**flow/constraint.sdc**
```tcl
create_clock -name core_clock -period 17.7 [get_ports {clk}]
set_input_delay 3.5400 -clock core_clock [delete_from_list [all_inputs] [get_ports {clk}]]
set_output_delay 3.5400 -clock core_clock [all_outputs]
set_load 0.01 [all_outputs]
```
**flow/run.sh**
```bash
#!/bin/bash
# the make line also repeats each setting of config.mk as NAME=value (left out here)
make -C /OpenROAD-flow-scripts/flow DESIGN_CONFIG=/design/flow/config.mk WORK_HOME=/design/flow/orfs CLKGATE_MAP_FILE= finish
```
**flow/design.v**
```verilog
module pwmblink(
    input  logic clk,
    input  logic rst,
    output logic RGB_R,
    output logic RGB_B,
    output logic RGB_G
);
    parameter CLKMAX = 12000000;  
    logic [31:0] counter;
    logic [8:0] x;  
    logic [7:0] sharktooth;  
    logic [7:0] red;
    logic [7:0] green;
    logic [7:0] blue;
    always_ff @(posedge clk) begin
        if (rst) begin
            counter <= 0;
            x <= 0;
            sharktooth <= 0;
        end else begin
        if (counter >= CLKMAX/360) begin
            counter <= 0;
            if (x >= 359) begin
                x <= 0;
            end
            else begin
                x <= x + 1;
            end
            end
        else begin
            counter <= counter + 1;
        end
        sharktooth <= sharktooth + 1;
        end
    end
    always_comb begin
        if(x < 60) begin
            green = 255*x/60;
            blue = 0;
            red  = 255;
        end else if (x < 120) begin
            green = 255;
            blue = 0;
            red  = 255 - 255*(x-60)/60;
        end else if (x < 180) begin
            green = 255;
            blue = 255*(x-120)/60;
            red  = 0;
        end else if (x < 240) begin
            green = 255 - 255*(x-180)/60;
            blue = 255;
            red  = 0;
        end else if (x < 300) begin
            green = 0;
            blue = 255;
            red  = 255*(x-240)/60;
        end else begin
            green = 0;
            blue = 255 - 255*(x-300)/60;
            red  = 255;
        end
    end
    assign {RGB_R, RGB_G, RGB_B} = {sharktooth < red, sharktooth < green, sharktooth < blue};
endmodule
```
**flow/config.mk**
```make
export PLATFORM = sky130hd
export DESIGN_NAME = pwmblink
export DESIGN_NICKNAME = pwmblink
export VERILOG_FILES = /design/flow/design.v
export SDC_FILE = /design/flow/constraint.sdc
export NUM_CORES = 4
export LEC_CHECK = 0
export ABC_AREA = 0
export CAP_MARGIN = 20
export CELL_PAD_IN_SITES_GLOBAL_PLACEMENT = 0
export CORE_ASPECT_RATIO = 1.03
export CORE_MARGIN = 7
export CORE_UTILIZATION = 61
export CTS_CLUSTER_DIAMETER = 244
export MAX_ROUTING_LAYER = met4
export PLACE_DENSITY = 0.46
export SLEW_MARGIN = 20
```
==> reports/summary.json, run 1 <==
{
  "status": "complete, no violations",
  "critical_path_depth": 44,
  "synth.cellmix.xorXnorShare_pct": 7.24,
  "cp_max_delay_cell": "clkdlybuf4s50_1",
  "first_global_vias": 16300,
  "final_min_period_over_clock_period_pct": 97.5,
  "netlist_area_mm2": 0.0184,
  "post-route-worst-setup-slack_ns": 0.444,
  "placeable_core_region_mm2": 0.0297,
  "startpoint_type": "flop",
  "mux_area_share_pct": 1.49,
  "pre_placement_core_utilization_pct": 62.0,
  "wl_met1_um": 23400,
  "path_delay_family": "AND-OR/OR-AND gates",
  "power-per-cell-area_mw_per_mm2": 64.8,
  "tritoncts": "yes",
  "synthDistinctLibCells": 106,
  "total_die_area_mm2": 0.0353,
  "final.hold.worst_slack_ns": 0.500,
  "pin_count": 5,
  "place_congestion": 1.02,
  "met2RoutedLength_um": 25600,
  "synth_flop_count": 49,
  "min-delay-path-class": "reg -> reg",
  "p_sw_mw": 0.716,
  "grt_remaining_overflow": 0,
  "ys_chip_area_mm2": 0.0184,
  "hold_path_depth": 2,
  "timing.final.setup_violations": 0,
  "edf_count": 0,
  "h-tree-depth": 2,
  "fin_crit_ns": 17.26,
  "synthesis.yosys.warnings": 1,
  "wl_per_cell_um": 20.6,
  "power_report.internal_total_mw": 0.567,
  "drtAntennaViolNets": 0,
  "regToRegSetupSlack_ns": 14.89,
  "clockNetworkPower_mw": 0.0972,
  "endpoint": "RGB_R",
  "root_driver": "clkbuf_16",
  "final-instance-count-excl-fill": 2696,
  "cts_max_path_buffers": 2,
  "final_core_util_pct": 66.7,
  "synth_compound_gate_area_share_pct": 21.6,
  "vias": 16600,
  "number_of_warning_messages_in_the_logs": 67,
  "worst_r2r_path_depth": 12,
  "all_layer_gr_usage_pct": 32.3,
  "regToRegStartpoint": "counter[1]$_SDFF_PP0_",
  "dominant_power_group": "combinational cells",
  "finalInstanceArea_mm2": 0.0198,
  "insertion_delay_ns": 0.30,
  "cp_num_buf_inv": 8,
  "netlist.top_cell.by_instances": "inv_1",
  "sequentialPowerShare_pct": 9.1,
  "synth_top_flop_cell": "dfxtp_1",
  "ws_path_type": "reg -> out",
  "top_cells_by_area": "fa_1, ha_1, inv_1, dfxtp_1, xnor2_1",
  "max-cap-violations": 0,
  "p_comb_share_pct": 83.4,
  "route.met3.wl_um": 3620,
  "dpl.hpwl_um": 46100,
  "layout.nets": 2763,
  "synthesis.area_per_instance_um2": 8.16,
  "crit_path_max_fanout": 12,
  "route.detailed.drc": 0,
  "largest_net_degree_at_the_start_of_global_routing": 30,
  "maxSlewViolCount": 0,
  "drt-pass1-iter-count": 5,
  "synth.cells.most_frequent": "inv_1, ha_1, fa_1",
  "core.rowCount": 64,
  "synthCells": 2258,
  "die_height_um": 190,
  "numPortBuffers": 4,
  "share_of_total_power_consumed_by_net_switching_pct": 55.8,
  "worst_setup_hold_path_clk_slew_ns": 0.07,
  "post-place-ws_ns": -0.0160,
  "detail_route.vias_per_cell": 6.16,
  "synth_sequential_area_ratio_pct": 5.32,
  "grt_pass1_wl_um": 88000,
  "worstSetupEndpointType": "output pin",
  "synthArstFlopShare_pct": 0,
  "max_freq_mhz": 57.9,
  "powerSeq_mw": 0.116,
  "top_cell_area_share_pct": 24.5,
  "timing.slew.headroom_pct": 26.7,
  "worst_clock_skew_ns": 0.00365,
  "critPathLaunch": "x[4]$_SDFFE_PP0P_",
  "timing.final.hold_violations": 0,
  "critical_path_required_ns": 14.16,
  "yosys.area_share.simple_pct": 13.2,
  "die_w_um": 185,
  "topCombFamilyByArea": "adder cells",
  "worst_slew_pin_slew_ns": 1.10,
  "place.detailed.instances": 2668,
  "synth.yosys.num_cells": 2258,
  "clock_sinks": 49,
  "detail_route.wirelength_um": 55600,
  "area_delta_synth_final_pct": 7.46,
  "adder_share_pct": 40.8,
  "hp-start": "counter[15]$_SDFF_PP0_",
  "ir_drop_mv": 0.0551,
  "cts_made_buffers": 5,
  "place_area_mm2": 0.0192,
  "slowest_delay_ns": 0.55,
  "drtIter0Drc": 1394,
  "synth.largest_area_cell": "fa_1",
  "p_leak_nw": 9.36,
  "timing.rr.end": "x[7]$_SDFFE_PP0P_",
  "arrival_ns": 13.72,
  "grt_antenna_before_repair": 1,
  "critPathMostFrequentCell": "inv_1",
  "share_clk_of_total_power_pct": 7.6,
  "endpoint_worst_hold": "counter[15]$_SDFF_PP0_",
  "highest_layer": "met4",
  "powerComb_mw": 1.07
}
[what timing repair did]
action / CTS / global route
pin swaps: 1 / 13
endpoints found under the setup margin: 3 / 3
setup buffers: 2 / 17
resized: 4 / 61
hold buffers: 0 / 0
[stage by stage]
stage	total power, mW	setup TNS (ns)
final	1.28	0
after floorplan	0.882	0
after detailed placement	1.14	-0.0160
after global routing	1.41	-0.0948
after CTS	1.25	0
after global placement	1.13	0
[routing by layer]
metal	vias to the layer above	GRT usage (%)
met1	8070	41.4
met2	655	51.9
met3	142	3.24
met5	-	-
met4	0	13.6
li1	7742	-
[layout make-up]
| cell class | instances | area (um^2) |
|---|---|---|
| well taps | 396 | 495 |
| flip-flops and latches | 49 | 990 |
| multi-input cells | 1725 | 15900 |
| clock inverters | 3 | 21.3 |
| inverters | 433 | 1630 |
| diodes | 1 | 2.50 |
| repair buffers | 84 | 657 |
| clock buffers | 5 | 125 |
| fillers | 2582 | 9900 |
==> inputs of run 2 (changes only) <==
Settings changed: ABC_AREA 0 to not set, CELL_PAD_IN_SITES_GLOBAL_PLACEMENT 0 to not set, CORE_ASPECT_RATIO 1.03 to not set, CORE_MARGIN 7 to 2, CORE_UTILIZATION 61 to 69, CTS_CLUSTER_DIAMETER 244 to 199, CTS_CLUSTER_SIZE set to 31, MAX_ROUTING_LAYER met4 to not set, PLACE_DENSITY 0.46 to not set, SETUP_SLACK_MARGIN set to 4.54.
Clock period 17.7 ns to 31.8 ns, I/O delays scaled along.
==> run 2 against run 1 <==
Combinational power fell by 44%. Flip-flop count did not move. Setup slack improved by 8.7 ns. Highest routed layer unchanged.
==> reports/summary.json, run 2 <==
{
  "pre_placement_core_utilization": {"value": 70.5, "unit": "%", "change": "+8.5 points"},
  "area.sequential": {"value": 981, "unit": "um^2", "change": "-0.88%"},
  "endpoint_worst_hold": "counter[15]$_SDFF_PP0_",
  "max-cap-violations": {"value": 0, "change": "unchanged"},
  "insertion_delay": {"value": 0.30, "unit": "ns", "change": "about the same"},
  "core.rowCount": {"value": 59, "change": "-7.8%"},
  "cts_max_path_buffers": {"value": 2, "change": "unchanged"},
  "total_die_area": {"value": 0.0280, "unit": "mm^2", "change": "-21%"},
  "min-delay-path-class": "reg -> reg",
  "power_report.internal_total": {"value": 0.321, "unit": "mW", "change": "-43%"},
  "fraction_of_met2_tracks_used_by_global_routing": {"value": 64.7, "unit": "%", "change": "+13 points"},
  "synthArstFlopShare": {"value": 0, "unit": "%", "change": "unchanged"},
  "slowest_delay": {"value": 0.94, "unit": "ns", "change": "+0.39 ns"},
  "critical_path_depth": {"value": 43, "change": "-2.3%"},
  "maxSlewViolCount": {"value": 0, "change": "unchanged"},
  "grt_antenna_before_repair": {"value": 0, "change": "-1"},
  "edf_count": {"value": 0, "change": "unchanged"},
  "final_min_period_over_clock_period": {"value": 71.2, "unit": "%", "change": "-26 points"},
  "max_freq_mhz": 44.2,
  "h-tree-depth": {"value": 2, "change": "unchanged"},
  "drt-pass1-iter-count": {"value": 9, "change": "+4"},
  "synthCells": {"value": 2258, "change": "unchanged"},
  "ws_path_type": "reg -> out",
  "worstSetupEndpointType": "output pin",
  "synthesis.yosys.warnings": {"value": 1, "change": "unchanged"},
  "number_of_warning_messages_in_the_logs": {"value": 67, "change": "unchanged"},
  "share_of_total_power_consumed_by_net_switching": {"value": 55.5, "unit": "%", "change": "-0.30 points"},
  "cts-resized-gates": {"value": 0, "change": "-4"},
  "detail_route.wirelength": {"value": 53900, "unit": "um", "change": "-3.1%"},
  "p_leak": {"value": 9.02, "unit": "nW", "change": "-3.7%"},
  "adder_share": {"value": 40.8, "unit": "%", "change": "unchanged"},
  "critical_path_required": {"value": 25.44, "unit": "ns", "change": "+11.28 ns"},
  "top_cell_area_share": {"value": 24.5, "unit": "%", "change": "unchanged"},
  "place_congestion": {"value": 1.03, "change": "+1.4%"},
  "powerSeq": {"value": 0.0646, "unit": "mW", "change": "-44%"},
  "insertedDiodeCount": {"value": 0, "change": "-1"},
  "tns": {"value": 0, "unit": "ns", "change": "unchanged"},
  "ir_drop": {"value": 0.0289, "unit": "mV", "change": "-48%"},
  "all_layer_gr_usage": {"value": 38.8, "unit": "%", "change": "+6.6 points"},
  "place.detailed.instances": {"value": 2562, "change": "-4.0%"},
  "dominant_power_group": "combinational cells",
  "wl_per_cell": {"value": 21.0, "unit": "um", "change": "+1.7%"},
  "regToRegSetupSlack": {"value": 29.04, "unit": "ns", "change": "+14.15 ns"},
  "ys_chip_area": {"value": 0.0184, "unit": "mm^2", "change": "unchanged"},
  "largest_net_degree_at_the_start_of_global_routing": {"value": 31, "change": "+3.3%"},
  "use_met1": {"value": 48.1, "unit": "%", "change": "+6.7 points"},
  "area_delta_synth_final_pct": 2.89,
  "die_height": {"value": 167, "unit": "um", "change": "-12%"},
  "timing.final.hold_violations": {"value": 0, "change": "unchanged"},
  "power-per-cell-area": {"value": 38.0, "unit": "mW/mm^2", "change": "-41%"},
  "synth.cellmix.xorXnorShare": {"value": 7.24, "unit": "%", "change": "unchanged"},
  "worst_setup_hold_path_clk_slew": {"value": 0.07, "unit": "ns", "change": "about the same"},
  "first_global_vias": {"value": 16500, "change": "+1.0%"},
  "netlist.top_cell.by_instances": "inv_1",
  "vias": {"value": 16700, "change": "+0.58%"},
  "dpl.hpwl": {"value": 44900, "unit": "um", "change": "-2.5%"},
  "layout.nets": {"value": 2699, "change": "-2.3%"},
  "cp_max_delay_cell": "dfxtp_1",
  "yosys.area_share.simple": {"value": 13.2, "unit": "%", "change": "unchanged"},
  "topCombFamilyByArea": "adder cells",
  "mux_area_share": {"value": 1.49, "unit": "%", "change": "unchanged"},
  "grt_remaining_overflow": {"value": 0, "change": "unchanged"},
  "top_usage_layer": "met2",
  "cts_made_buffers": {"value": 5, "change": "unchanged"},
  "die_w": {"value": 167, "unit": "um", "change": "-9.6%"},
  "synth.yosys.num_cells": {"value": 2258, "change": "unchanged"},
  "netlist_area": {"value": 0.0184, "unit": "mm^2", "change": "unchanged"},
  "cts_hold_buf": {"value": 0, "change": "unchanged"},
  "endpoint": "RGB_R",
  "worst_slew_pin_slew": {"value": 1.01, "unit": "ns", "change": "-0.0869 ns"},
  "route.detailed.drc": {"value": 0, "change": "unchanged"},
  "detail_route.vias_per_cell": {"value": 6.50, "change": "+5.5%"},
  "rsz_0062_raised_after_global_routing": "false",
  "timing.final.setup_violations": {"value": 0, "change": "unchanged"},
  "crit_path_max_fanout": {"value": 20, "change": "+8"},
  "cp_num_buf_inv": {"value": 4, "change": "-4"},
  "final.fill_count": {"value": 2040, "change": "-21%"},
  "cts_setup_buffers": {"value": 0, "change": "-2"},
  "final-instance-count-excl-fill": {"value": 2570, "change": "-4.7%"},
  "startpoint_type": "flop",
  "path_delay_family": "AND-OR/OR-AND gates",
  "worst_clock_skew": {"value": 0.0169, "unit": "ns", "change": "+0.0133 ns"},
  "hold_path_depth": {"value": 2, "change": "unchanged"},
  "p_sw": {"value": 0.400, "unit": "mW", "change": "-44%"},
  "fin_crit_ns": 22.64,
  "regToRegStartpoint": "x[4]$_SDFFE_PP0P_",
  "clockNetworkPower": {"value": 0.0615, "unit": "mW", "change": "-37%"},
  "root_driver": "clkbuf_16",
  "post-place-ws": {"value": 9.72, "unit": "ns", "change": "+9.74 ns"},
  "sequentialPowerShare": {"value": 9.0, "unit": "%", "change": "about the same"},
  "synth_top_flop_cell": "dfxtp_1",
  "post-route-worst-setup-slack": {"value": 9.16, "unit": "ns", "change": "+8.71 ns"},
  "arrival": {"value": 16.28, "unit": "ns", "change": "+2.56 ns"},
  "use_met3": {"value": 7.73, "unit": "%", "change": "+4.5 points"},
  "timing.slew.headroom": {"value": 32.7, "unit": "%", "change": "+6.0 points"},
  "placeable_core_region": {"value": 0.0261, "unit": "mm^2", "change": "-12%"},
  "critPathLaunch": "x[4]$_SDFFE_PP0P_",
  "final.hold.worst_slack": {"value": 0.496, "unit": "ns", "change": "-0.00403 ns"},
  "pin_count": {"value": 5, "change": "unchanged"},
  "layout.area.comb": {"value": 0.0156, "unit": "mm^2", "change": "-1.8%"},
  "status": "complete, no violations",
  "synthDistinctLibCells": {"value": 106, "change": "unchanged"},
  "critPathMostFrequentCell": "fa_1",
  "synth.largest_area_cell": "fa_1",
  "clock_sinks": {"value": 49, "change": "unchanged"},
  "synth.cells.most_frequent": "inv_1, ha_1, fa_1",
  "synth_flop_count": {"value": 49, "change": "unchanged"},
  "p_comb_share": {"value": 82.5, "unit": "%", "change": "-0.9 points"},
  "synth_compound_gate_area_share": {"value": 21.6, "unit": "%", "change": "unchanged"},
  "numPortBuffers": {"value": 4, "change": "unchanged"},
  "drtIter0Drc": {"value": 1513, "change": "+8.5%"},
  "tritoncts": "yes",
  "drtAntennaViolNets": {"value": 0, "change": "unchanged"},
  "share_clk_of_total_power": {"value": 8.5, "unit": "%", "change": "+0.9 points"},
  "top_cells_by_area": "fa_1, ha_1, inv_1, dfxtp_1, xnor2_1",
  "synth_sequential_area_ratio": {"value": 5.32, "unit": "%", "change": "unchanged"},
  "grt_pass1_wl": {"value": 86100, "unit": "um", "change": "-2.1%"},
  "timing.rr.end": "x[8]$_SDFFE_PP0P_",
  "worst_r2r_path_depth": {"value": 7, "change": "-5"},
  "hp-start": "counter[15]$_SDFF_PP0_",
  "powerComb": {"value": 0.595, "unit": "mW", "change": "-44%"},
  "synthesis.area_per_instance": {"value": 8.16, "unit": "um^2", "change": "unchanged"},
  "final_core_util": {"value": 72.6, "unit": "%", "change": "+5.9 points"}
}
[run 2: metrics by stage]
stage	power, mW	instance area, um^2
2_1_floorplan	0.491	18500
3_3_place_gp	0.629	18800
3_5_place_dp	0.640	18800
4_1_cts	0.704	19000
5_1_grt	0.781	19000
6_report	0.721	19000
[run 2: final cells by class]
cell class / count / area share [%]
clock buffer: 5 / 0.660
clock inverter: 3 / 0.231
inverter: 433 / 8.57
multi-input combinational: 1725 / 82.3
sequential: 49 / 5.17
tap: 335 / 2.21
timing repair buffer: 20 / 0.845
[run 2: per-layer routing]
metal / vias to the layer above / wire length (um)
met1: 8012 / 20700
li1: 7641 / -
met3: 206 / 5160
met2: 847 / 24600
met5: - / 0
met4: 0 / 3450
==> inputs of run 3 (changes only) <==
Settings changed: CAP_MARGIN 20 to 5, CELL_PAD_IN_SITES_DETAIL_PLACEMENT set to 0, CORE_ASPECT_RATIO set to 0.85, CORE_UTILIZATION 69 to 72, CTS_CLUSTER_DIAMETER 199 to 341, CTS_CLUSTER_SIZE 31 to 33, GPL_TIMING_DRIVEN set to 1, MIN_ROUTING_LAYER set to met1, PLACE_DENSITY set to 0.65, SETUP_SLACK_MARGIN 4.54 to 3.8, TNS_END_PERCENT set to 40.
Clock period 31.8 ns to 16.5 ns, I/O delays scaled along.
==> run 3 against run 2 <==
Still clean. Synthesized cell count stayed put. Die area down 4.1%. Via count rose by 13%. Worst hold slack better by 0.0016 ns. Sequential power rose by 92%. Wire length rose by 23%. Clock power grew 77%. Area after synthesis unchanged. Critical path type unchanged. Largest power group unchanged. Highest routed layer unchanged.
==> reports/summary.json, run 3 <==
{
  "status": "complete, no violations",
  "synth_compound_gate_area_share": {"value": 21.6, "unit": "%", "change": "unchanged"},
  "worst_setup_hold_path_clk_slew": {"value": 0.08, "unit": "ns", "change": "about the same"},
  "hp-start": "counter[15]$_SDFF_PP0_",
  "all_layer_gr_usage": {"value": 46.2, "unit": "%", "change": "+7.4 points"},
  "die_w": {"value": 178, "unit": "um", "change": "+6.0%"},
  "ir_drop": {"value": 0.0904, "unit": "mV", "change": "+210%"},
  "netlist_area": {"value": 0.0184, "unit": "mm^2", "change": "unchanged"},
  "p_sw": {"value": 0.927, "unit": "mW", "change": "+130%"},
  "synthesis.yosys.warnings": {"value": 1, "change": "unchanged"},
  "regToRegSetupSlack": {"value": 13.63, "unit": "ns", "change": "-15.41 ns"},
  "max_freq_mhz": 62.5,
  "clockNetworkPower": {"value": 0.109, "unit": "mW", "change": "+77%"},
  "arrival": {"value": 12.69, "unit": "ns", "change": "-3.59 ns"},
  "tritoncts": "yes",
  "path_delay_family": "AND-OR/OR-AND gates",
  "vias": {"value": 18800, "change": "+13%"},
  "h-tree-depth": {"value": 2, "change": "unchanged"},
  "synthesis.area_per_instance": {"value": 8.16, "unit": "um^2", "change": "unchanged"},
  "ys_chip_area": {"value": 0.0184, "unit": "mm^2", "change": "unchanged"},
  "maxSlewViolCount": {"value": 0, "change": "unchanged"},
  "mux_area_share": {"value": 1.49, "unit": "%", "change": "unchanged"},
  "detail_route.vias_per_cell": {"value": 6.92, "change": "+6.5%"},
  "synthArstFlopShare": {"value": 0, "unit": "%", "change": "unchanged"},
  "detail_route.wirelength": {"value": 66400, "unit": "um", "change": "+23%"},
  "netlist.top_cell.by_instances": "inv_1",
  "sequentialPowerShare": {"value": 7.5, "unit": "%", "change": "-1.5 points"},
  "clock_sinks": {"value": 49, "change": "unchanged"},
  "critPathLaunch": "x[4]$_SDFFE_PP0P_",
  "placeable_core_region": {"value": 0.0249, "unit": "mm^2", "change": "-4.6%"},
  "power-per-cell-area": {"value": 76.4, "unit": "mW/mm^2", "change": "+100%"},
  "synthCells": {"value": 2258, "change": "unchanged"},
  "critical_path_depth": {"value": 52, "change": "+21%"},
  "synth.cells.most_frequent": "inv_1, ha_1, fa_1",
  "adder_share": {"value": 40.8, "unit": "%", "change": "unchanged"},
  "place.detailed.instances": {"value": 2620, "change": "+2.3%"},
  "p_leak": {"value": 9.98, "unit": "nW", "change": "+11%"},
  "pre_placement_core_utilization": {"value": 73.9, "unit": "%", "change": "+3.4 points"},
  "core.rowCount": {"value": 53, "change": "-10%"},
  "cts_max_path_buffers": {"value": 2, "change": "unchanged"},
  "first_global_vias": {"value": 18100, "change": "+9.5%"},
  "timing.slew.headroom": {"value": 23.4, "unit": "%", "change": "-9.2 points"},
  "dpl.hpwl": {"value": 47200, "unit": "um", "change": "+5.0%"},
  "synthDistinctLibCells": {"value": 106, "change": "unchanged"},
  "route.detailed.drc": {"value": 0, "change": "unchanged"},
  "place_congestion": {"value": 1.01, "change": "-2.1%"},
  "critPathMostFrequentCell": "fa_1",
  "synth_top_flop_cell": "dfxtp_1",
  "cp_num_buf_inv": {"value": 11, "change": "+7"},
  "area_delta_synth_final_pct": 17.0,
  "grt_pass1_wl": {"value": 96200, "unit": "um", "change": "+12%"},
  "cp_max_delay_cell": "fa_1",
  "drtIter0Drc": {"value": 2371, "change": "+57%"},
  "drtAntennaViolNets": {"value": 0, "change": "unchanged"},
  "layout.nets": {"value": 2849, "change": "+5.6%"},
  "numPortBuffers": {"value": 4, "change": "unchanged"},
  "topCombFamilyByArea": "adder cells",
  "startpoint_type": "flop",
  "root_driver": "clkbuf_16",
  "die_height": {"value": 152, "unit": "um", "change": "-9.5%"},
  "timing.final.hold_violations": {"value": 0, "change": "unchanged"},
  "edf_count": {"value": 0, "change": "unchanged"},
  "crit_path_max_fanout": {"value": 7, "change": "-65%"},
  "total_die_area": {"value": 0.0269, "unit": "mm^2", "change": "-4.1%"},
  "final.hold.worst_slack": {"value": 0.497, "unit": "ns", "change": "+0.00163 ns"},
  "ws_path_type": "reg -> out",
  "pin_count": {"value": 5, "change": "unchanged"},
  "p_total": {"value": 1.65, "unit": "mW", "change": "+130%"},
  "grt_antenna_before_repair": {"value": 0, "change": "unchanged"},
  "p_comb_share": {"value": 85.8, "unit": "%", "change": "+3.3 points"},
  "grt_remaining_overflow": {"value": 0, "change": "unchanged"},
  "timing.rr.end": "x[5]$_SDFFE_PP0P_",
  "timing.final.setup_violations": {"value": 0, "change": "unchanged"},
  "top_cell_area_share": {"value": 24.5, "unit": "%", "change": "unchanged"},
  "share_of_total_power_consumed_by_net_switching": {"value": 56.2, "unit": "%", "change": "+0.74 points"},
  "slowest_delay": {"value": 0.56, "unit": "ns", "change": "-0.38 ns"},
  "synth_flop_count": {"value": 49, "change": "unchanged"},
  "power_report.internal_total": {"value": 0.721, "unit": "mW", "change": "+120%"},
  "number_of_warning_messages_in_the_logs": {"value": 70, "change": "+4.5%"},
  "largest_net_degree_at_the_start_of_global_routing": {"value": 30, "change": "-3.2%"},
  "insertion_delay": {"value": 0.30, "unit": "ns", "change": "about the same"},
  "final_min_period_over_clock_period": {"value": 96.9, "unit": "%", "change": "+26 points"},
  "endpoint": "RGB_R",
  "synth.yosys.num_cells": {"value": 2258, "change": "unchanged"},
  "critical_path_required": {"value": 13.20, "unit": "ns", "change": "-12.24 ns"},
  "worst_r2r_path_depth": {"value": 12, "change": "+5"},
  "synth_sequential_area_ratio": {"value": 5.32, "unit": "%", "change": "unchanged"},
  "worst_clock_skew": {"value": 0.0125, "unit": "ns", "change": "-0.00440 ns"},
  "powerSeq": {"value": 0.124, "unit": "mW", "change": "+92%"},
  "endpoint_worst_hold": "counter[15]$_SDFF_PP0_",
  "top_cells_by_area": "fa_1, ha_1, inv_1, dfxtp_1, xnor2_1",
  "dominant_power_group": "combinational cells",
  "drt-pass1-iter-count": {"value": 9, "change": "unchanged"},
  "synth.largest_area_cell": "fa_1",
  "share_clk_of_total_power": {"value": 6.6, "unit": "%", "change": "-1.9 points"},
  "powerComb": {"value": 1.41, "unit": "mW", "change": "+140%"},
  "worstSetupEndpointType": "output pin",
  "regToRegStartpoint": "counter[1]$_SDFF_PP0_",
  "final-instance-count-excl-fill": {"value": 2716, "change": "+5.7%"},
  "wl_per_cell": {"value": 24.4, "unit": "um", "change": "+17%"},
  "max-cap-violations": {"value": 0, "change": "unchanged"},
  "min-delay-path-class": "reg -> reg",
  "hold_path_depth": {"value": 2, "change": "unchanged"},
  "cts_made_buffers": {"value": 5, "change": "unchanged"},
  "worst_slew_pin_slew": {"value": 1.15, "unit": "ns", "change": "+0.140 ns"},
  "yosys.area_share.simple": {"value": 13.2, "unit": "%", "change": "unchanged"},
  "tns": {"value": 0, "unit": "ns", "change": "unchanged"},
  "fin_crit_ns": 15.99,
  "synth.cellmix.xorXnorShare": {"value": 7.24, "unit": "%", "change": "unchanged"},
  "rsz_0062_raised_after_global_routing": "true"
}
-- run 3: final cells by class --
| class | instances | area, um^2 |
|---|---|---|
| diodes | 1 | 2.50 |
| inverters | 433 | 1650 |
| flip-flops and latches | 49 | 1000 |
| multi-input cells | 1726 | 17000 |
| clock buffers | 5 | 125 |
| well taps | 330 | 413 |
| fillers | 1318 | 3370 |
| clock inverters | 3 | 21.3 |
| repair buffers | 169 | 1380 |
-- run 3: repair_timing --
action / CTS / global route
gates resized: 174 / 97
hold buffers: 0 / 0
setup buffers: 53 / 33
endpoints found under the setup margin: 3 / 3
gates cloned: 1 / 0
pin swaps: 65 / 75
-- run 3: stage by stage --
step	instance area [um^2]	setup slack, ns	util, %
finish	21600	0.512	86.5
CTS	20800	0.966	83.3
detailed placement	19500	-0.177	78.1
global route	21600	0.188	86.5
floorplan	18800	1.10	-
global placement	19500	0.136	78.1
-- run 3: layer usage --
metal,share of wire [%],routed length [um],vias up,GRT usage (%)
li1,-,-,7940,-
met1,35,23400,8842,58.1
met2,43,28700,1551,71.5
met3,13,8720,470,12.2
met4,8.4,5590,0,28.1
met5,0,0,-,0
==> inputs of run 4 (changes only) <==
Settings changed: CAP_MARGIN 5 to 20, CTS_CLUSTER_DIAMETER 341 to not set, CTS_CLUSTER_SIZE 33 to 21, PLACE_DENSITY 0.65 to 0.42, SETUP_SLACK_MARGIN 3.8 to -0.98, SLEW_MARGIN 20 to 40, TNS_END_PERCENT 40 to not set.
Clock period 16.5 ns to 17.2 ns, I/O delays scaled along.
==> run 4 against run 3 <==
The layout now fails its checks (setup timing). Largest cell class unchanged. Total power down 18%. Core utilization down 7.9 points. First-iteration DRC count down 27%. Worst hold slack better by 0.041 ns. Clock skew down 0.0057 ns. Critical path type unchanged. Global-route usage down 2.0 points. Wire length down 13%.
==> reports/summary.json, run 4 <==
{
  "route.detailed.drc": {"value": 0, "change": "unchanged"},
  "power_report.internal_total": {"value": 0.593, "unit": "mW", "change": "-18%"},
  "h-tree-depth": {"value": 2, "change": "unchanged"},
  "critical_path_required": {"value": 13.76, "unit": "ns", "change": "+0.56 ns"},
  "placeable_core_region": {"value": 0.0249, "unit": "mm^2", "change": "unchanged"},
  "wl_per_cell": {"value": 21.9, "unit": "um", "change": "-11%"},
  "drtAntennaViolNets": {"value": 0, "change": "unchanged"},
  "synth_compound_gate_area_share": {"value": 21.6, "unit": "%", "change": "unchanged"},
  "synthDistinctLibCells": {"value": 106, "change": "unchanged"},
  "die_w": {"value": 178, "unit": "um", "change": "unchanged"},
  "status": "finished with violations",
  "critical_path_depth": {"value": 49, "change": "-5.8%"},
  "min-delay-path-class": "reg -> reg",
  "adder_share": {"value": 40.8, "unit": "%", "change": "unchanged"},
  "netlist.top_cell.by_instances": "inv_1",
  "top_cell_area_share": {"value": 24.5, "unit": "%", "change": "unchanged"},
  "all_layer_gr_usage": {"value": 44.2, "unit": "%", "change": "-2.0 points"},
  "layout.nets": {"value": 2768, "change": "-2.8%"},
  "timing.final.setup_violations": {"value": 3, "change": "+3"},
  "drtIter0Drc": {"value": 1721, "change": "-27%"},
  "topCombFamilyByArea": "adder cells",
  "wl_met1": {"value": 22600, "unit": "um", "change": "-3.6%"},
  "startpoint_type": "flop",
  "worstSetupEndpointType": "output pin",
  "final.fill_count": {"value": 1758, "change": "+33%"},
  "grt_pass1_wl": {"value": 91700, "unit": "um", "change": "-4.6%"},
  "crit_path_max_fanout": {"value": 27, "change": "+20"},
  "dominant_power_group": "combinational cells",
  "synthCells": {"value": 2258, "change": "unchanged"},
  "timing.final.hold_violations": {"value": 0, "change": "unchanged"},
  "tritoncts": "yes",
  "power-per-cell-area": {"value": 69.1, "unit": "mW/mm^2", "change": "-9.6%"},
  "numPortBuffers": {"value": 4, "change": "unchanged"},
  "powerSeq": {"value": 0.119, "unit": "mW", "change": "-4%"},
  "synth.yosys.num_cells": {"value": 2258, "change": "unchanged"},
  "clockNetworkPower": {"value": 0.106, "unit": "mW", "change": "about the same"},
  "total_die_area": {"value": 0.0269, "unit": "mm^2", "change": "unchanged"},
  "timing.slew.headroom": {"value": 37.1, "unit": "%", "change": "+14 points"},
  "pin_count": {"value": 5, "change": "unchanged"},
  "place_congestion": {"value": 1.11, "change": "+9.4%"},
  "first_global_vias": {"value": 17100, "change": "-5.5%"},
  "synth.cells.most_frequent": "inv_1, ha_1, fa_1",
  "number_of_warning_messages_in_the_logs": {"value": 67, "change": "-4.3%"},
  "netlist_area": {"value": 0.0184, "unit": "mm^2", "change": "unchanged"},
  "regToRegStartpoint": "counter[1]$_SDFF_PP0_",
  "cp_max_delay_cell": "clkdlybuf4s50_1",
  "fin_crit_ns": 17.58,
  "route.met3.wl": {"value": 7730, "unit": "um", "change": "-11%"},
  "met2RoutedLength": {"value": 24200, "unit": "um", "change": "-16%"},
  "p_total": {"value": 1.35, "unit": "mW", "change": "-18%"},
  "maxSlewViolCount": {"value": 0, "change": "unchanged"},
  "worst_setup_hold_path_clk_slew": {"value": 0.08, "unit": "ns", "change": "about the same"},
  "synthesis.area_per_instance": {"value": 8.16, "unit": "um^2", "change": "unchanged"},
  "p_leak": {"value": 9.36, "unit": "nW", "change": "-6.2%"},
  "ws_path_type": "reg -> out",
  "highest_layer": "met4",
  "die_height": {"value": 152, "unit": "um", "change": "unchanged"},
  "core.rowCount": {"value": 53, "change": "unchanged"},
  "slowest_delay": {"value": 0.55, "unit": "ns", "change": "about the same"},
  "detail_route.wirelength": {"value": 57600, "unit": "um", "change": "-13%"},
  "grt_antenna_before_repair": {"value": 3, "change": "+3"},
  "cp_num_buf_inv": {"value": 7, "change": "-4"},
  "synth.cellmix.xorXnorShare": {"value": 7.24, "unit": "%", "change": "unchanged"},
  "max_freq_mhz": 56.9,
  "mux_area_share": {"value": 1.49, "unit": "%", "change": "unchanged"},
  "top_cells_by_area": "fa_1, ha_1, inv_1, dfxtp_1, xnor2_1",
  "synthArstFlopShare": {"value": 0, "unit": "%", "change": "unchanged"},
  "synth_sequential_area_ratio": {"value": 5.32, "unit": "%", "change": "unchanged"},
  "path_delay_family": "AND-OR/OR-AND gates",
  "synth_flop_count": {"value": 49, "change": "unchanged"},
  "p_sw": {"value": 0.759, "unit": "mW", "change": "-18%"},
  "cts_max_path_buffers": {"value": 2, "change": "unchanged"},
  "endpoint": "RGB_R",
  "clock_sinks": {"value": 49, "change": "unchanged"},
  "critPathLaunch": "x[6]$_SDFFE_PP0P_",
  "area_delta_synth_final_pct": 6.24,
  "powerComb": {"value": 1.13, "unit": "mW", "change": "-20%"},
  "synth_top_flop_cell": "dfxtp_1",
  "grt_remaining_overflow": {"value": 0, "change": "unchanged"},
  "hp-start": "counter[15]$_SDFF_PP0_",
  "tns": {"value": -0.703, "unit": "ns", "change": "-0.703 ns"},
  "worst_r2r_path_depth": {"value": 12, "change": "unchanged"},
  "timing.rr.end": "x[8]$_SDFFE_PP0P_",
  "worst_slew_pin_slew": {"value": 0.941, "unit": "ns", "change": "-0.208 ns"},
  "insertion_delay": {"value": 0.30, "unit": "ns", "change": "about the same"},
  "drt-pass1-iter-count": {"value": 6, "change": "-3"},
  "ys_chip_area": {"value": 0.0184, "unit": "mm^2", "change": "unchanged"},
  "cts_hold_buf": {"value": 0, "change": "unchanged"},
  "edf_count": {"value": 0, "change": "unchanged"},
  "endpoint_worst_hold": "counter[15]$_SDFF_PP0_",
  "yosys.area_share.simple": {"value": 13.2, "unit": "%", "change": "unchanged"},
  "vias": {"value": 17400, "change": "-7.3%"},
  "share_clk_of_total_power": {"value": 7.9, "unit": "%", "change": "+1.3 points"},
  "hold_path_depth": {"value": 2, "change": "unchanged"},
  "root_driver": "clkbuf_16",
  "largest_net_degree_at_the_start_of_global_routing": {"value": 30, "change": "unchanged"},
  "cts_made_buffers": {"value": 5, "change": "unchanged"},
  "failed_checks": "setup timing",
  "sequentialPowerShare": {"value": 8.8, "unit": "%", "change": "+1.3 points"},
  "worst_clock_skew": {"value": 0.00684, "unit": "ns", "change": "-0.00568 ns"},
  "arrival": {"value": 14.14, "unit": "ns", "change": "+1.45 ns"},
  "detail_route.vias_per_cell": {"value": 6.61, "change": "-4.5%"},
  "synth.largest_area_cell": "fa_1",
  "dpl.hpwl": {"value": 47500, "unit": "um", "change": "+0.73%"},
  "pre_placement_core_utilization": {"value": 73.9, "unit": "%", "change": "unchanged"},
  "p_comb_share": {"value": 83.3, "unit": "%", "change": "-2.5 points"},
  "max-cap-violations": {"value": 0, "change": "unchanged"},
  "ir_drop": {"value": 0.0724, "unit": "mV", "change": "-20%"},
  "regToRegSetupSlack": {"value": 14.34, "unit": "ns", "change": "+0.71 ns"},
  "share_of_total_power_consumed_by_net_switching": {"value": 56.1, "unit": "%", "change": "-0.11 points"},
  "synthesis.yosys.warnings": {"value": 1, "change": "unchanged"},
  "post-route-worst-setup-slack": {"value": -0.378, "unit": "ns", "change": "-0.890 ns"},
  "final_min_period_over_clock_period": {"value": 102, "unit": "%", "change": "+5.3 points"}
}
run 4: per-layer routing:
| layer | track usage, % | vias up |
|---|---|---|
| li1 | - | 7758 |
| met3 | 13.2 | 222 |
| met4 | 20.9 | 0 |
| met5 | 0 | - |
| met1 | 59.0 | 8288 |
| met2 | 66.1 | 1155 |
run 4: layout make-up:
type                       instances  area, um^2  share of cell area [%]
multi-input combinational       1725       15700                    80.2
clock inverter                     3        28.8                   0.147
timing repair buffer              89         691                    3.53
sequential                        49         985                    5.03
tap                              330         413                    2.11
clock buffer                       5         125                   0.639
inverter                         433        1630                    8.30
antenna                            2        5.00                  0.0256
run 4: through the flow:
stage | cells | setup slack (ns) | hold slack, ns | cell area, um^2 | util (%)
finish | 2636 | -0.378 | 0.539 | 19600 | 78.5
global route | 2634 | -1.04 | 0.560 | 19600 | 78.5
CTS | 2629 | -0.394 | 0.535 | 19400 | 77.9
detailed placement | 2621 | 0.00108 | 0.506 | 19300 | 77.3
global placement | 2621 | 0.218 | 0.449 | 19300 | 77.3
floorplan | 2273 | 0.378 | 0.438 | 18500 | -
run 4: what timing repair did:
| item | 4_1_cts | 5_1_grt |
|---|---|---|
| setup endpoints to repair | 0 | 3 |
| gates resized | 0 | 19 |
| setup buffers | 0 | 5 |
==> inputs of run 5 (changes only) <==
Settings changed: CAP_MARGIN 20 to 25, CELL_PAD_IN_SITES_DETAIL_PLACEMENT 0 to not set, CORE_ASPECT_RATIO 0.85 to not set, CORE_MARGIN 2 to 9, CORE_UTILIZATION 72 to 40, CTS_CLUSTER_DIAMETER set to 98, CTS_CLUSTER_SIZE 21 to not set, GPL_TIMING_DRIVEN 1 to not set, MIN_ROUTING_LAYER met1 to met2, PLACE_DENSITY 0.42 to not set, SETUP_SLACK_MARGIN -0.98 to not set, SLEW_MARGIN 40 to 20, TNS_END_PERCENT set to 75.
Clock period 17.2 ns to 40.0 ns, I/O delays scaled along.
==> run 5 against run 4 <==
Now clean on timing, DRC and antenna. Clock-buffer cell count did not move. Area after synthesis did not move. Via count rose by 30%. Critical path type unchanged. Critical endpoint unchanged.
==> reports/summary.json, run 5 <==
{
  "status": "complete, no violations",
  "worstSetupEndpointType": "output pin",
  "cts_setup_buffers": {"value": 0, "change": "unchanged"},
  "cts_hold_buf": {"value": 0, "change": "unchanged"},
  "hp-start": "counter[15]$_SDFF_PP0_",
  "synth.yosys.num_cells": {"value": 2258, "change": "unchanged"},
  "pre_placement_core_utilization": {"value": 40.5, "unit": "%", "change": "-33 points"},
  "worst_clock_skew": {"value": 0.00707, "unit": "ns", "change": "+0.000229 ns"},
  "synth.cellmix.xorXnorShare": {"value": 7.24, "unit": "%", "change": "unchanged"},
  "crit_path_max_fanout": {"value": 18, "change": "-33%"},
  "place.detailed.instances": {"value": 2832, "change": "+8.1%"},
  "fin_crit_ns": 24.78,
  "layout.nets": {"value": 2706, "change": "-2.2%"},
  "drtAntennaViolNets": {"value": 0, "change": "unchanged"},
  "post-route-worst-setup-slack": {"value": 15.22, "unit": "ns", "change": "+15.60 ns"},
  "detail_route.wirelength": {"value": 63400, "unit": "um", "change": "+10%"},
  "final-instance-count-excl-fill": {"value": 2845, "change": "+7.9%"},
  "die_height": {"value": 233, "unit": "um", "change": "+54%"},
  "final_min_period_over_clock_period": {"value": 61.9, "unit": "%", "change": "-40 points"},
  "cts_max_path_buffers": {"value": 2, "change": "unchanged"},
  "share_of_total_power_consumed_by_net_switching": {"value": 57.7, "unit": "%", "change": "+1.5 points"},
  "dpl.hpwl": {"value": 50800, "unit": "um", "change": "+6.9%"},
  "synth_sequential_area_ratio": {"value": 5.32, "unit": "%", "change": "unchanged"},
  "drt-pass1-iter-count": {"value": 8, "change": "+2"},
  "tns": {"value": 0, "unit": "ns", "change": "+0.703 ns"},
  "numPortBuffers": {"value": 4, "change": "unchanged"},
  "tritoncts": "yes",
  "synth.largest_area_cell": "fa_1",
  "cts-resized-gates": {"value": 0, "change": "unchanged"},
  "timing.rr.end": "x[8]$_SDFFE_PP0P_",
  "powerComb": {"value": 0.492, "unit": "mW", "change": "-56%"},
  "powerSeq": {"value": 0.0515, "unit": "mW", "change": "-57%"},
  "grt_pass1_wl": {"value": 97500, "unit": "um", "change": "+6.3%"},
  "edf_count": {"value": 0, "change": "unchanged"},
  "path_delay_family": "AND-OR/OR-AND gates",
  "clock_sinks": {"value": 49, "change": "unchanged"},
  "all_layer_gr_usage": {"value": 35.6, "unit": "%", "change": "-8.6 points"},
  "endpoint": "RGB_R",
  "synthesis.yosys.warnings": {"value": 1, "change": "unchanged"},
  "cts_made_buffers": {"value": 5, "change": "unchanged"},
  "arrival": {"value": 16.78, "unit": "ns", "change": "+2.64 ns"},
  "placeable_core_region": {"value": 0.0455, "unit": "mm^2", "change": "+82%"},
  "timing.slew.headroom": {"value": 25.0, "unit": "%", "change": "-12 points"},
  "drtIter0Drc": {"value": 4816, "change": "+180%"},
  "number_of_warning_messages_in_the_logs": {"value": 66, "change": "-1.5%"},
  "timing.final.hold_violations": {"value": 0, "change": "unchanged"},
  "die_w": {"value": 233, "unit": "um", "change": "+31%"},
  "top_cells_by_area": "fa_1, ha_1, inv_1, dfxtp_1, xnor2_1",
  "route.detailed.drc": {"value": 0, "change": "unchanged"},
  "worst_setup_hold_path_clk_slew": {"value": 0.07, "unit": "ns", "change": "about the same"},
  "clockNetworkPower": {"value": 0.0444, "unit": "mW", "change": "-58%"},
  "mux_area_share": {"value": 1.49, "unit": "%", "change": "unchanged"},
  "critical_path_required": {"value": 32.00, "unit": "ns", "change": "+18.24 ns"},
  "first_global_vias": {"value": 25100, "change": "+47%"},
  "synth_flop_count": {"value": 49, "change": "unchanged"},
  "p_leak": {"value": 9.05, "unit": "nW", "change": "-3.4%"},
  "synthDistinctLibCells": {"value": 106, "change": "unchanged"},
  "top_cell_area_share": {"value": 24.5, "unit": "%", "change": "unchanged"},
  "yosys.area_share.simple": {"value": 13.2, "unit": "%", "change": "unchanged"},
  "share_clk_of_total_power": {"value": 7.5, "unit": "%", "change": "-0.4 points"},
  "final.fill_count": {"value": 4731, "change": "+170%"},
  "vias": {"value": 22600, "change": "+30%"},
  "synthArstFlopShare": {"value": 0, "unit": "%", "change": "unchanged"},
  "timing.final.setup_violations": {"value": 0, "change": "-3"},
  "max_freq_mhz": 40.4,
  "endpoint_worst_hold": "counter[15]$_SDFF_PP0_",
  "insertion_delay": {"value": 0.30, "unit": "ns", "change": "about the same"},
  "hold_path_depth": {"value": 2, "change": "unchanged"},
  "rsz_0062_raised_after_global_routing": "false",
  "grt_antenna_before_repair": {"value": 0, "change": "-3"},
  "p_total": {"value": 0.588, "unit": "mW", "change": "-57%"},
  "ir_drop": {"value": 0.0248, "unit": "mV", "change": "-66%"},
  "detail_route.vias_per_cell": {"value": 7.95, "change": "+20%"},
  "pin_count": {"value": 5, "change": "unchanged"},
  "netlist.top_cell.by_instances": "inv_1",
  "core.rowCount": {"value": 78, "change": "+47%"},
  "largest_net_degree_at_the_start_of_global_routing": {"value": 31, "change": "+3.3%"},
  "startpoint_type": "flop",
  "synth_compound_gate_area_share": {"value": 21.6, "unit": "%", "change": "unchanged"},
  "h-tree-depth": {"value": 2, "change": "unchanged"},
  "synth.cells.most_frequent": "inv_1, ha_1, fa_1",
  "ws_path_type": "reg -> out",
  "synthesis.area_per_instance": {"value": 8.16, "unit": "um^2", "change": "unchanged"},
  "place_congestion": {"value": 1.07, "change": "-3.6%"},
  "sequentialPowerShare": {"value": 8.8, "unit": "%", "change": "about the same"},
  "critPathLaunch": "x[7]$_SDFFE_PP0P_",
  "worst_slew_pin_slew": {"value": 1.12, "unit": "ns", "change": "+0.184 ns"},
  "area_delta_synth_final_pct": 4.98,
  "layout.area.comb": {"value": 0.0156, "unit": "mm^2", "change": "-0.56%"},
  "cp_max_delay_cell": "dfxtp_1",
  "wl_per_cell": {"value": 22.3, "unit": "um", "change": "+2.0%"},
  "slowest_delay": {"value": 0.93, "unit": "ns", "change": "+0.38 ns"},
  "area.sequential": {"value": 981, "unit": "um^2", "change": "-0.38%"},
  "grt_remaining_overflow": {"value": 0, "change": "unchanged"},
  "ys_chip_area": {"value": 0.0184, "unit": "mm^2", "change": "unchanged"},
  "root_driver": "clkbuf_16",
  "dominant_power_group": "combinational cells",
  "maxSlewViolCount": {"value": 0, "change": "unchanged"},
  "netlist_area": {"value": 0.0184, "unit": "mm^2", "change": "unchanged"},
  "topCombFamilyByArea": "adder cells",
  "max-cap-violations": {"value": 0, "change": "unchanged"},
  "cp_num_buf_inv": {"value": 6, "change": "-1"},
  "post-place-ws": {"value": 16.23, "unit": "ns", "change": "+16.23 ns"},
  "p_sw": {"value": 0.339, "unit": "mW", "change": "-55%"},
  "synth_top_flop_cell": "dfxtp_1",
  "min-delay-path-class": "reg -> reg",
  "regToRegStartpoint": "counter[1]$_SDFF_PP0_",
  "regToRegSetupSlack": {"value": 37.10, "unit": "ns", "change": "+22.76 ns"},
  "p_comb_share": {"value": 83.7, "unit": "%", "change": "+0.4 points"},
  "power_report.internal_total": {"value": 0.249, "unit": "mW", "change": "-58%"},
  "worst_r2r_path_depth": {"value": 12, "change": "unchanged"},
  "synthCells": {"value": 2258, "change": "unchanged"},
  "power-per-cell-area": {"value": 30.4, "unit": "mW/mm^2", "change": "-56%"},
  "critical_path_depth": {"value": 45, "change": "-8.2%"},
  "total_die_area": {"value": 0.0541, "unit": "mm^2", "change": "+100%"},
  "adder_share": {"value": 40.8, "unit": "%", "change": "unchanged"}
}
-- run 5: area by class of cell --
cell class | instances | area share, %
well taps | 600 | 3.88
repair buffers | 27 | 1.10
inverters | 433 | 8.40
flip-flops and latches | 49 | 5.07
clock inverters | 3 | 0.129
diodes | 3 | 0.0388
clock buffers | 5 | 0.647
multi-input cells | 1725 | 80.7
-- run 5: per-stage QoR --
stage	hold slack, ns	area [um^2]	util [%]
5_1_grt	0.536	19300	42.5
6_report	0.479	19300	42.5
2_1_floorplan	0.438	18500	-
3_5_place_dp	0.469	19200	42.1
3_3_place_gp	0.453	19200	42.1
4_1_cts	0.487	19300	42.5
-- run 5: layer usage --
metal  part of all wire (%)  global-route usage (%)  routed length [um]
met1                      0                       -                   0
met2                     47                    40.6               29700
met3                     41                    48.5               26200
met4                     11                    7.03                6830
met5                    1.2                    18.1                 779
==> inputs of run 6 (changes only) <==
Settings changed: CAP_MARGIN 25 to 20, CORE_ASPECT_RATIO set to 1.06, CORE_MARGIN 9 to 2, CTS_CLUSTER_DIAMETER 98 to not set, HOLD_SLACK_MARGIN set to 0.28, MIN_ROUTING_LAYER met2 to not set, PLACE_DENSITY_LB_ADDON set to 0.22, SLEW_MARGIN 20 to 25, TNS_END_PERCENT 75 to not set.
Clock period 40.0 ns to 34.0 ns, I/O delays scaled along.
==> run 6 against run 5 <==
Still clean. Combinational power up 11%. Global-route usage decreased by 12 points. Area after synthesis is the same. Sequential share of layout area about the same. Non-clock buffer count down 3.
==> reports/summary.json, run 6 <==
{
  "status": "complete, no violations",
  "top_cell_area_share": {"value": 24.5, "unit": "%", "change": "unchanged"},
  "tritoncts": "yes",
  "final_min_period_over_clock_period": {"value": 68.8, "unit": "%", "change": "+6.9 points"},
  "place.detailed.instances": {"value": 2846, "change": "+0.49%"},
  "cts-resized-gates": {"value": 0, "change": "unchanged"},
  "powerSeq": {"value": 0.0610, "unit": "mW", "change": "+18%"},
  "worst_slew_pin_slew": {"value": 1.04, "unit": "ns", "change": "-0.0864 ns"},
  "share_of_total_power_consumed_by_net_switching": {"value": 55.4, "unit": "%", "change": "-2.3 points"},
  "max-cap-violations": {"value": 0, "change": "unchanged"},
  "pre_placement_core_utilization": {"value": 40.7, "unit": "%", "change": "+0.21 points"},
  "critPathLaunch": "x[3]$_SDFFE_PP0P_",
  "max_freq_mhz": 42.7,
  "largest_net_degree_at_the_start_of_global_routing": {"value": 31, "change": "unchanged"},
  "area_delta_synth_final": {"value": 4.93, "unit": "%", "change": "about the same"},
  "mux_area_share": {"value": 1.49, "unit": "%", "change": "unchanged"},
  "critical_path_depth": {"value": 43, "change": "-4.4%"},
  "place_congestion": {"value": 0.962, "change": "-9.8%"},
  "p_comb_share": {"value": 82.3, "unit": "%", "change": "-1.4 points"},
  "synth_compound_gate_area_share": {"value": 21.6, "unit": "%", "change": "unchanged"},
  "dominant_power_group": "combinational cells",
  "total_die_area": {"value": 0.0478, "unit": "mm^2", "change": "-12%"},
  "power-per-cell-area": {"value": 34.4, "unit": "mW/mm^2", "change": "+13%"},
  "placeable_core_region": {"value": 0.0452, "unit": "mm^2", "change": "-0.52%"},
  "timing.final.setup_violations": {"value": 0, "change": "unchanged"},
  "timing.slew.headroom": {"value": 30.3, "unit": "%", "change": "+5.3 points"},
  "worst_setup_hold_path_clk_slew": {"value": 0.07, "unit": "ns", "change": "about the same"},
  "number_of_warning_messages_in_the_logs": {"value": 65, "change": "-1.5%"},
  "die_w": {"value": 212, "unit": "um", "change": "-8.7%"},
  "critPathMostFrequentCell": "ha_1",
  "netlist.top_cell.by_instances": "inv_1",
  "adder_share": {"value": 40.8, "unit": "%", "change": "unchanged"},
  "die_height": {"value": 225, "unit": "um", "change": "-3.3%"},
  "cts_hold_buf": {"value": 0, "change": "unchanged"},
  "critical_path_required": {"value": 27.20, "unit": "ns", "change": "-4.80 ns"},
  "yosys.area_share.simple": {"value": 13.2, "unit": "%", "change": "unchanged"},
  "share_clk_of_total_power": {"value": 8.5, "unit": "%", "change": "+1.0 points"},
  "synth.cellmix.xorXnorShare": {"value": 7.24, "unit": "%", "change": "unchanged"},
  "cp_max_delay_cell": "xnor2_1",
  "tns": {"value": 0, "unit": "ns", "change": "unchanged"},
  "netlist_area": {"value": 0.0184, "unit": "mm^2", "change": "unchanged"},
  "numPortBuffers": {"value": 4, "change": "unchanged"},
  "layout.nets": {"value": 2703, "change": "-0.11%"},
  "regToRegStartpoint": "x[3]$_SDFFE_PP0P_",
  "synth_sequential_area_ratio": {"value": 5.32, "unit": "%", "change": "unchanged"},
  "cts_max_path_buffers": {"value": 2, "change": "unchanged"},
  "path_delay_family": "AND-OR/OR-AND gates",
  "root_driver": "clkbuf_16",
  "hp-start": "counter[15]$_SDFF_PP0_",
  "insertedDiodeCount": {"value": 0, "change": "-3"},
  "synth_flop_count": {"value": 49, "change": "unchanged"},
  "p_sw": {"value": 0.368, "unit": "mW", "change": "+8.5%"},
  "pin_count": {"value": 5, "change": "unchanged"},
  "grt_pass1_wl": {"value": 88400, "unit": "um", "change": "-9.3%"},
  "dpl.hpwl": {"value": 46500, "unit": "um", "change": "-8.4%"},
  "drt-pass1-iter-count": {"value": 7, "change": "-1"},
  "p_leak": {"value": 9.03, "unit": "nW", "change": "-0.13%"},
  "cts_made_buffers": {"value": 5, "change": "unchanged"},
  "synth.cells.most_frequent": "inv_1, ha_1, fa_1",
  "powerComb": {"value": 0.547, "unit": "mW", "change": "+11%"},
  "h-tree-depth": {"value": 2, "change": "unchanged"},
  "synth.yosys.num_cells": {"value": 2258, "change": "unchanged"},
  "hold_path_depth": {"value": 2, "change": "unchanged"},
  "rsz_0062_raised_after_global_routing": "false",
  "drtIter0Drc": {"value": 1499, "change": "-69%"},
  "timing.final.hold_violations": {"value": 0, "change": "unchanged"},
  "grt_remaining_overflow": {"value": 0, "change": "unchanged"},
  "crit_path_max_fanout": {"value": 23, "change": "+5"},
  "min-delay-path-class": "reg -> reg",
  "cp_num_buf_inv": {"value": 4, "change": "-2"},
  "clock_sinks": {"value": 49, "change": "unchanged"},
  "edf_count": {"value": 0, "change": "unchanged"},
  "clockNetworkPower": {"value": 0.0567, "unit": "mW", "change": "+28%"},
  "detail_route.wirelength": {"value": 55400, "unit": "um", "change": "-13%"},
  "synth_top_flop_cell": "dfxtp_1",
  "synthCells": {"value": 2258, "change": "unchanged"},
  "ws_path_type": "reg -> out",
  "sequentialPowerShare": {"value": 9.2, "unit": "%", "change": "+0.4 points"},
  "startpoint_type": "flop",
  "synthesis.area_per_instance": {"value": 8.16, "unit": "um^2", "change": "unchanged"},
  "wl_per_cell": {"value": 19.4, "unit": "um", "change": "-13%"},
  "all_layer_gr_usage": {"value": 23.7, "unit": "%", "change": "-12 points"},
  "insertion_delay": {"value": 0.30, "unit": "ns", "change": "about the same"},
  "grt_antenna_before_repair": {"value": 1, "change": "+1"},
  "timing.rr.end": "x[8]$_SDFFE_PP0P_",
  "endpoint": "RGB_R",
  "slowest_delay": {"value": 0.97, "unit": "ns", "change": "+0.04 ns"},
  "worstSetupEndpointType": "output pin",
  "worst_r2r_path_depth": {"value": 7, "change": "-5"},
  "fin_crit_ns": 23.40,
  "first_global_vias": {"value": 16000, "change": "-36%"},
  "route.detailed.drc": {"value": 0, "change": "unchanged"},
  "detail_route.vias_per_cell": {"value": 5.61, "change": "-29%"},
  "synthArstFlopShare": {"value": 0, "unit": "%", "change": "unchanged"},
  "maxSlewViolCount": {"value": 0, "change": "unchanged"},
  "synthDistinctLibCells": {"value": 106, "change": "unchanged"},
  "regToRegSetupSlack": {"value": 31.19, "unit": "ns", "change": "-5.91 ns"},
  "cts_setup_buffers": {"value": 0, "change": "unchanged"},
  "worst_clock_skew": {"value": 0.0119, "unit": "ns", "change": "+0.00485 ns"},
  "top_cells_by_area": "fa_1, ha_1, inv_1, dfxtp_1, xnor2_1",
  "final-instance-count-excl-fill": {"value": 2854, "change": "+0.32%"},
  "ir_drop": {"value": 0.0232, "unit": "mV", "change": "-6.4%"},
  "final.fill_count": {"value": 4584, "change": "-3.1%"},
  "arrival": {"value": 16.60, "unit": "ns", "change": "-0.18 ns"},
  "vias": {"value": 16000, "change": "-29%"},
  "synthesis.yosys.warnings": {"value": 1, "change": "unchanged"},
  "topCombFamilyByArea": "adder cells",
  "core.rowCount": {"value": 80, "change": "+2.6%"},
  "power_report.internal_total": {"value": 0.297, "unit": "mW", "change": "+19%"},
  "endpoint_worst_hold": "counter[15]$_SDFF_PP0_",
  "synth.largest_area_cell": "fa_1",
  "ys_chip_area": {"value": 0.0184, "unit": "mm^2", "change": "unchanged"},
  "drtAntennaViolNets": {"value": 0, "change": "unchanged"}
}
==> run 6: cell type report <==
| class | count | area, um^2 | share of cell area [%] |
|---|---|---|---|
| clock buffer | 6 | 129 | 0.666 |
| tap | 615 | 769 | 3.98 |
| inverter | 433 | 1630 | 8.40 |
| timing repair buffer | 24 | 190 | 0.983 |
| multi-input combinational | 1725 | 15600 | 80.7 |
| sequential | 49 | 981 | 5.07 |
| clock inverter | 2 | 38.8 | 0.201 |
==> run 6: metal layers <==
metal / track usage (%) / up-vias / part of all wire (%)
met5: 0 / - / 0.020
met4: 7.58 / 2 / 3.5
met3: 2.47 / 90 / 5.3
met2: 40.5 / 497 / 48
met1: 31.2 / 7810 / 44
li1: - / 7626 / -
==> run 6: stage by stage <==
stage                     worst slack, ns  instance area [um^2]  util (%)  total power [mW]  hold WS, ns
after CTS                           10.79                 19300      42.7             0.657        0.481
after floorplan                     13.82                 18500         -             0.459        0.438
after detailed placement            11.15                 19200      42.4             0.597        0.461
after global placement              11.33                 19200      42.4             0.594        0.457
after global routing                 9.76                 19300      42.7             0.731        0.550
final                               10.60                 19300      42.7             0.665        0.487
==> inputs of run 7 (changes only) <==
Settings changed: CAP_MARGIN 20 to 25, CELL_PAD_IN_SITES_DETAIL_PLACEMENT set to 1, CORE_ASPECT_RATIO 1.06 to 1.01, CORE_MARGIN 2 to 9, CTS_CLUSTER_DIAMETER set to 376, CTS_CLUSTER_SIZE set to 55, GPL_TIMING_DRIVEN set to 0, HOLD_SLACK_MARGIN 0.28 to not set, MAX_ROUTING_LAYER set to met4, MIN_ROUTING_LAYER set to met1, PLACE_DENSITY_LB_ADDON 0.22 to 0.05, SLEW_MARGIN 25 to 20, TNS_END_PERCENT set to 75.
Clock period 34.0 ns to 36.2 ns, I/O delays scaled along.
==> run 7 against run 6 <==
Still clean on timing, DRC and antenna. First-iteration DRC count down 34%. Clock skew up 0.00094 ns. Combinational power about the same. Core utilization up 0.40 points. Sequential share of layout area about the same. Critical path depth up 7. Clock-buffer cell count down 1. Clock power up 4.1%. Worst hold slack better by 0.0098 ns. Final area up 0.80%. Highest routed layer is now met4.
==> reports/summary.json, run 7 <==
{
  "final.fill_count": {"value": 5528, "change": "+21%"},
  "sequentialPowerShare": {"value": 8.7, "unit": "%", "change": "-0.5 points"},
  "crit_path_max_fanout": {"value": 12, "change": "-48%"},
  "worst_r2r_path_depth": {"value": 8, "change": "+1"},
  "largest_net_degree_at_the_start_of_global_routing": {"value": 18, "change": "-42%"},
  "regToRegStartpoint": "x[4]$_SDFFE_PP0P_",
  "synth_top_flop_cell": "dfxtp_1",
  "path_delay_family": "AND-OR/OR-AND gates",
  "power_report.internal_total": {"value": 0.283, "unit": "mW", "change": "-4.5%"},
  "die_height": {"value": 234, "unit": "um", "change": "+3.9%"},
  "synthesis.yosys.warnings": {"value": 1, "change": "unchanged"},
  "placeable_core_region": {"value": 0.0452, "unit": "mm^2", "change": "-0.13%"},
  "cts-resized-gates": {"value": 0, "change": "unchanged"},
  "hold_path_depth": {"value": 2, "change": "unchanged"},
  "synthCells": {"value": 2258, "change": "unchanged"},
  "detail_route.vias_per_cell": {"value": 5.72, "change": "+1.8%"},
  "synth.largest_area_cell": "fa_1",
  "final-instance-count-excl-fill": {"value": 2889, "change": "+1.2%"},
  "place.detailed.instances": {"value": 2880, "change": "+1.2%"},
  "clock_sinks": {"value": 49, "change": "unchanged"},
  "synth.cells.most_frequent": "inv_1, ha_1, fa_1",
  "hp-start": "counter[15]$_SDFF_PP0_",
  "drt-pass1-iter-count": {"value": 5, "change": "-2"},
  "top_cell_area_share": {"value": 24.5, "unit": "%", "change": "unchanged"},
  "area.sequential": {"value": 981, "unit": "um^2", "change": "unchanged"},
  "synth_sequential_area_ratio": {"value": 5.32, "unit": "%", "change": "unchanged"},
  "rsz_0062_raised_after_global_routing": "false",
  "synthDistinctLibCells": {"value": 106, "change": "unchanged"},
  "drtIter0Drc": {"value": 995, "change": "-34%"},
  "synth_compound_gate_area_share": {"value": 21.6, "unit": "%", "change": "unchanged"},
  "use_met3": {"value": 3.19, "unit": "%", "change": "+0.72 points"},
  "grt_remaining_overflow": {"value": 0, "change": "unchanged"},
  "cts_setup_buffers": {"value": 0, "change": "unchanged"},
  "fin_crit_ns": 25.39,
  "slowest_delay": {"value": 0.76, "unit": "ns", "change": "-0.21 ns"},
  "critical_path_depth": {"value": 50, "change": "+16%"},
  "die_w": {"value": 232, "unit": "um", "change": "+9.0%"},
  "area_delta_synth_final_pct": 5.76,
  "yosys.area_share.simple": {"value": 13.2, "unit": "%", "change": "unchanged"},
  "critPathLaunch": "x[4]$_SDFFE_PP0P_",
  "p_leak": {"value": 9.08, "unit": "nW", "change": "+0.55%"},
  "worst_slew_pin_slew": {"value": 0.990, "unit": "ns", "change": "-0.0476 ns"},
  "p_total": {"value": 0.664, "unit": "mW", "change": "-0.13%"},
  "timing.slew.headroom": {"value": 34.0, "unit": "%", "change": "+3.7 points"},
  "worst_setup_hold_path_clk_slew": {"value": 0.08, "unit": "ns", "change": "about the same"},
  "p_comb_share": {"value": 82.4, "unit": "%", "change": "about the same"},
  "power-per-cell-area": {"value": 34.1, "unit": "mW/mm^2", "change": "-0.92%"},
  "dominant_power_group": "combinational cells",
  "arrival": {"value": 18.15, "unit": "ns", "change": "+1.55 ns"},
  "p_sw": {"value": 0.381, "unit": "mW", "change": "+3.4%"},
  "root_driver": "clkbuf_16",
  "maxSlewViolCount": {"value": 0, "change": "unchanged"},
  "cts_made_buffers": {"value": 5, "change": "unchanged"},
  "adder_share": {"value": 40.8, "unit": "%", "change": "unchanged"},
  "max-cap-violations": {"value": 0, "change": "unchanged"},
  "cts_max_path_buffers": {"value": 2, "change": "unchanged"},
  "topCombFamilyByArea": "adder cells",
  "ir_drop": {"value": 0.0272, "unit": "mV", "change": "+18%"},
  "regToRegSetupSlack": {"value": 32.82, "unit": "ns", "change": "+1.63 ns"},
  "route.detailed.drc": {"value": 0, "change": "unchanged"},
  "ys_chip_area": {"value": 0.0184, "unit": "mm^2", "change": "unchanged"},
  "powerSeq": {"value": 0.0577, "unit": "mW", "change": "-5.4%"},
  "top_usage_layer": "met2",
  "h-tree-depth": {"value": 2, "change": "unchanged"},
  "endpoint_worst_hold": "counter[15]$_SDFF_PP0_",
  "insertion_delay": {"value": 0.31, "unit": "ns", "change": "about the same"},
  "tritoncts": "yes",
  "netlist_area": {"value": 0.0184, "unit": "mm^2", "change": "unchanged"},
  "ws_path_type": "reg -> out",
  "timing.final.hold_violations": {"value": 0, "change": "unchanged"},
  "worstSetupEndpointType": "output pin",
  "core.rowCount": {"value": 78, "change": "-2.5%"},
  "post-route-worst-setup-slack": {"value": 10.81, "unit": "ns", "change": "+0.208 ns"},
  "powerComb": {"value": 0.547, "unit": "mW", "change": "about the same"},
  "wl_per_cell": {"value": 21.9, "unit": "um", "change": "+13%"},
  "use_met1": {"value": 30.7, "unit": "%", "change": "-0.58 points"},
  "layout.area.comb": {"value": 0.0156, "unit": "mm^2", "change": "about the same"},
  "timing.rr.end": "x[8]$_SDFFE_PP0P_",
  "all_layer_gr_usage": {"value": 24.0, "unit": "%", "change": "+0.31 points"},
  "final_min_period_over_clock_period": {"value": 70.1, "unit": "%", "change": "+1.3 points"},
  "edf_count": {"value": 0, "change": "unchanged"},
  "vias": {"value": 16500, "change": "+3.1%"},
  "final_core_util": {"value": 43.1, "unit": "%", "change": "+0.40 points"},
  "numPortBuffers": {"value": 4, "change": "unchanged"},
  "mux_area_share": {"value": 1.49, "unit": "%", "change": "unchanged"},
  "cts_hold_buf": {"value": 0, "change": "unchanged"},
  "cp_num_buf_inv": {"value": 11, "change": "+7"},
  "endpoint": "RGB_R",
  "layout.nets": {"value": 2753, "change": "+1.8%"},
  "status": "complete, no violations",
  "post-place-ws": {"value": 11.38, "unit": "ns", "change": "+0.236 ns"},
  "place_congestion": {"value": 0.946, "change": "-1.7%"},
  "timing.final.setup_violations": {"value": 0, "change": "unchanged"},
  "clockNetworkPower": {"value": 0.0590, "unit": "mW", "change": "+4.1%"},
  "tns": {"value": 0, "unit": "ns", "change": "unchanged"},
  "pre_placement_core_utilization": {"value": 40.8, "unit": "%", "change": "+0.052 points"},
  "startpoint_type": "flop",
  "first_global_vias": {"value": 17200, "change": "+7.7%"},
  "total_die_area": {"value": 0.0541, "unit": "mm^2", "change": "+13%"},
  "drtAntennaViolNets": {"value": 0, "change": "unchanged"},
  "cp_max_delay_cell": "clkbuf_1",
  "netlist.top_cell.by_instances": "inv_1",
  "share_clk_of_total_power": {"value": 8.9, "unit": "%", "change": "+0.4 points"},
  "detail_route.wirelength": {"value": 63200, "unit": "um", "change": "+14%"},
  "critical_path_required": {"value": 28.96, "unit": "ns", "change": "+1.76 ns"},
  "dpl.hpwl": {"value": 54500, "unit": "um", "change": "+17%"},
  "top_cells_by_area": "fa_1, ha_1, inv_1, dfxtp_1, xnor2_1",
  "synth.cellmix.xorXnorShare": {"value": 7.24, "unit": "%", "change": "unchanged"},
  "share_of_total_power_consumed_by_net_switching": {"value": 57.3, "unit": "%", "change": "+1.9 points"},
  "worst_clock_skew": {"value": 0.0129, "unit": "ns", "change": "+0.000944 ns"},
  "max_freq_mhz": 39.4,
  "fraction_of_met2_tracks_used_by_global_routing": {"value": 38.6, "unit": "%", "change": "-1.9 points"},
  "synth_flop_count": {"value": 49, "change": "unchanged"},
  "grt_antenna_before_repair": {"value": 1, "change": "unchanged"},
  "insertedDiodeCount": {"value": 0, "change": "unchanged"},
  "grt_pass1_wl": {"value": 98900, "unit": "um", "change": "+12%"},
  "min-delay-path-class": "reg -> reg",
  "synthesis.area_per_instance": {"value": 8.16, "unit": "um^2", "change": "unchanged"},
  "critPathMostFrequentCell": "inv_1",
  "synth.yosys.num_cells": {"value": 2258, "change": "unchanged"},
  "synthArstFlopShare": {"value": 0, "unit": "%", "change": "unchanged"},
  "pin_count": {"value": 5, "change": "unchanged"},
  "number_of_warning_messages_in_the_logs": {"value": 65, "change": "unchanged"}
}
## run 7: final cells by class
| class | count | area share, % |
|---|---|---|
| multi-input combinational | 1725 | 80.1 |
| inverter | 433 | 8.34 |
| sequential | 49 | 5.03 |
| tap | 600 | 3.85 |
| buffer | 66 | 1.43 |
| clock buffer | 5 | 0.642 |
| timing repair buffer | 8 | 0.385 |
| clock inverter | 3 | 0.244 |
## run 7: through the flow
step	instance area, um^2	hold slack (ns)
CTS	19500	0.497
finish	19500	0.496
detailed placement	19300	0.474
floorplan	18500	0.438
global route	19500	0.539
global placement	19300	0.459
## run 7: layer usage
| metal | up-vias | wire (um) |
|---|---|---|
| li1 | 7739 | - |
| met1 | 8345 | 28400 |
| met2 | 356 | 29200 |
| met3 | 74 | 3180 |
| met4 | 0 | 2400 |
| met5 | - | 0 |
No activity file was given, so power comes from the tool's default toggle rates.
